try-ember:
Design Bicubic, start of the top module:
module Bicubic (
    input CLK,
    input RST,
    input enable,
    input [7:0] input_data,
    output logic [13:0] iaddr,
    output logic ird,
    output logic we,
    output logic [13:0] waddr,
    output logic [7:0] output_data,
    input [6:0] V0,
    input [6:0] H0,
    input [4:0] SW,
    input [4:0] SH,
    input [5:0] TW,
    input [5:0] TH,
    output logic DONE
);
export LEC_CHECK = 0
export CAP_MARGIN = 20
export CORE_MARGIN = 2
export CORE_UTILIZATION = 40
export SLEW_MARGIN = 20
create_clock -name core_clock -period 44.6 [get_ports {CLK}]
run.sh (not shown) runs the stock make flow with config.mk's settings and CLKGATE_MAP_FILE=.
[try-ember] flow finished | final checks: failed | reasons: negative setup slack
--- input diff try-ember..try-quartz ---
# try-ember
export LEC_CHECK = 0
export CAP_MARGIN = 20
export CORE_MARGIN = 2
export CORE_UTILIZATION = 40
export SLEW_MARGIN = 20
create_clock -name core_clock -period 44.6 [get_ports {CLK}]
# try-quartz
export LEC_CHECK = 0
export ABC_AREA = 1
export CAP_MARGIN = 35
export CORE_ASPECT_RATIO = 0.64
export CORE_MARGIN = 2
export CORE_UTILIZATION = 72
export CTS_CLUSTER_SIZE = 56
export GPL_TIMING_DRIVEN = 1
export MAX_ROUTING_LAYER = met4
export PLACE_DENSITY_LB_ADDON = 0.01
export SETUP_SLACK_MARGIN = -1.81
export SLEW_MARGIN = 20
export TNS_END_PERCENT = 5
create_clock -name core_clock -period 37.6 [get_ports {CLK}]
## What came out
try-quartz is listed as incomplete: the tool reported an error in 5_1_grt and the run ended there.
NOTE: number of cells upsized or downsized after cts in try-quartz falls short of that of try-ember
Compared try-quartz vs try-ember, and summed instance area of the synthesized netlist is up in try-quartz.
Taking try-ember as the reference, in try-quartz total instance count after detailed placement fell by 176; proportion of synthesized chip area in sequential cells now sits at about the same level; synthesized instance count now sits higher; number of core rows saw a decrease.
Global placer's final weighted congestion (higher): try-quartz
Taking try-ember as the reference, in try-quartz chip area in the Yosys report saw an increase; number of standard cells reported by yosys saw an increase; estimated wirelength of the detail-placed design saw an increase.
[inputs] try-lagoon vs try-quartz
# try-quartz
export LEC_CHECK = 0
export ABC_AREA = 1
export CAP_MARGIN = 35
export CORE_ASPECT_RATIO = 0.64
export CORE_MARGIN = 2
export CORE_UTILIZATION = 72
export CTS_CLUSTER_SIZE = 56
export GPL_TIMING_DRIVEN = 1
export MAX_ROUTING_LAYER = met4
export PLACE_DENSITY_LB_ADDON = 0.01
export SETUP_SLACK_MARGIN = -1.81
export SLEW_MARGIN = 20
export TNS_END_PERCENT = 5
create_clock -name core_clock -period 37.6 [get_ports {CLK}]
# try-lagoon
export LEC_CHECK = 0
export CAP_MARGIN = 20
export CELL_PAD_IN_SITES_DETAIL_PLACEMENT = 1
export CORE_MARGIN = 5
export CORE_UTILIZATION = 40
export CTS_CLUSTER_SIZE = 40
export GPL_ROUTABILITY_DRIVEN = 1
export GPL_TIMING_DRIVEN = 1
export HOLD_SLACK_MARGIN = 0.16
export MIN_ROUTING_LAYER = met2
export SETUP_SLACK_MARGIN = 5.0
export SLEW_MARGIN = 20
create_clock -name core_clock -period 60.0 [get_ports {CLK}]
## What came out
try-lagoon gives less post-detailed-placement cell area than try-quartz did. try-lagoon vs. try-quartz: synthesized cell count went down 1158; die size +0.093 sq mm; number of gates given a new drive strength after cts increased by 31 relative to the old numbers. When try-lagoon is set beside try-quartz, its xor and xnor fraction of the mapped netlist area turns out to be 1.3 points larger. try-lagoon vs. try-quartz: synthesized area shows a reduction of about 1%; final RePlAce weighted congestion shows a reduction of 8.7%; post-synthesis net count shows a reduction of about 9%. Number of synthesized register bits: try-quartz vs try-lagoon identical. Looking at post-synthesis share of cell area spent on and, or, nand and nor gates, try-lagoon sits 4.3 points lower than try-quartz does. Fraction of the core area occupied by cells at floorplan in try-lagoon is 33 points lower than in try-quartz. try-lagoon: PASS, flow complete, no timing, DRC or antenna violations.
Input changes introduced in try-sierra (baseline for comparison: try-lagoon):
# try-lagoon
export LEC_CHECK = 0
export CAP_MARGIN = 20
export CELL_PAD_IN_SITES_DETAIL_PLACEMENT = 1
export CORE_MARGIN = 5
export CORE_UTILIZATION = 40
export CTS_CLUSTER_SIZE = 40
export GPL_ROUTABILITY_DRIVEN = 1
export GPL_TIMING_DRIVEN = 1
export HOLD_SLACK_MARGIN = 0.16
export MIN_ROUTING_LAYER = met2
export SETUP_SLACK_MARGIN = 5.0
export SLEW_MARGIN = 20
create_clock -name core_clock -period 60.0 [get_ports {CLK}]
# try-sierra
export LEC_CHECK = 0
export ABC_AREA = 1
export CAP_MARGIN = 20
export CORE_MARGIN = 2
export CORE_UTILIZATION = 69
export CTS_CLUSTER_DIAMETER = 221
export MAX_ROUTING_LAYER = met4
export PLACE_DENSITY_LB_ADDON = 0.01
export SETUP_SLACK_MARGIN = 3.02
export SLEW_MARGIN = 20
export TNS_END_PERCENT = 5
create_clock -name core_clock -period 36.3 [get_ports {CLK}]
==> comparison <==
Although it ran to completion, try-sierra produced a layout that fails the final checks because of negative setup slack. Changes observed in try-sierra relative to try-lagoon: final worst-path cycle share saw an increase; number of non-filler instances in the completed layout saw an increase; chip footprint saw a decrease; width of the die saw a decrease; aoi/oai-family share of the synthesized area saw a decrease. When try-sierra is measured against try-lagoon, its relative area of non-clock buffer cells in the final design turns out 2.7 points higher. Going from try-lagoon to try-sierra, final-layout fill cell count shrank by more than half. Summary of try-sierra over try-lagoon: synthesized cell count grew by 1158; TritonCTS buffer count decreased by 4 relative to the old numbers; total stage count of the critical path climbed 29.
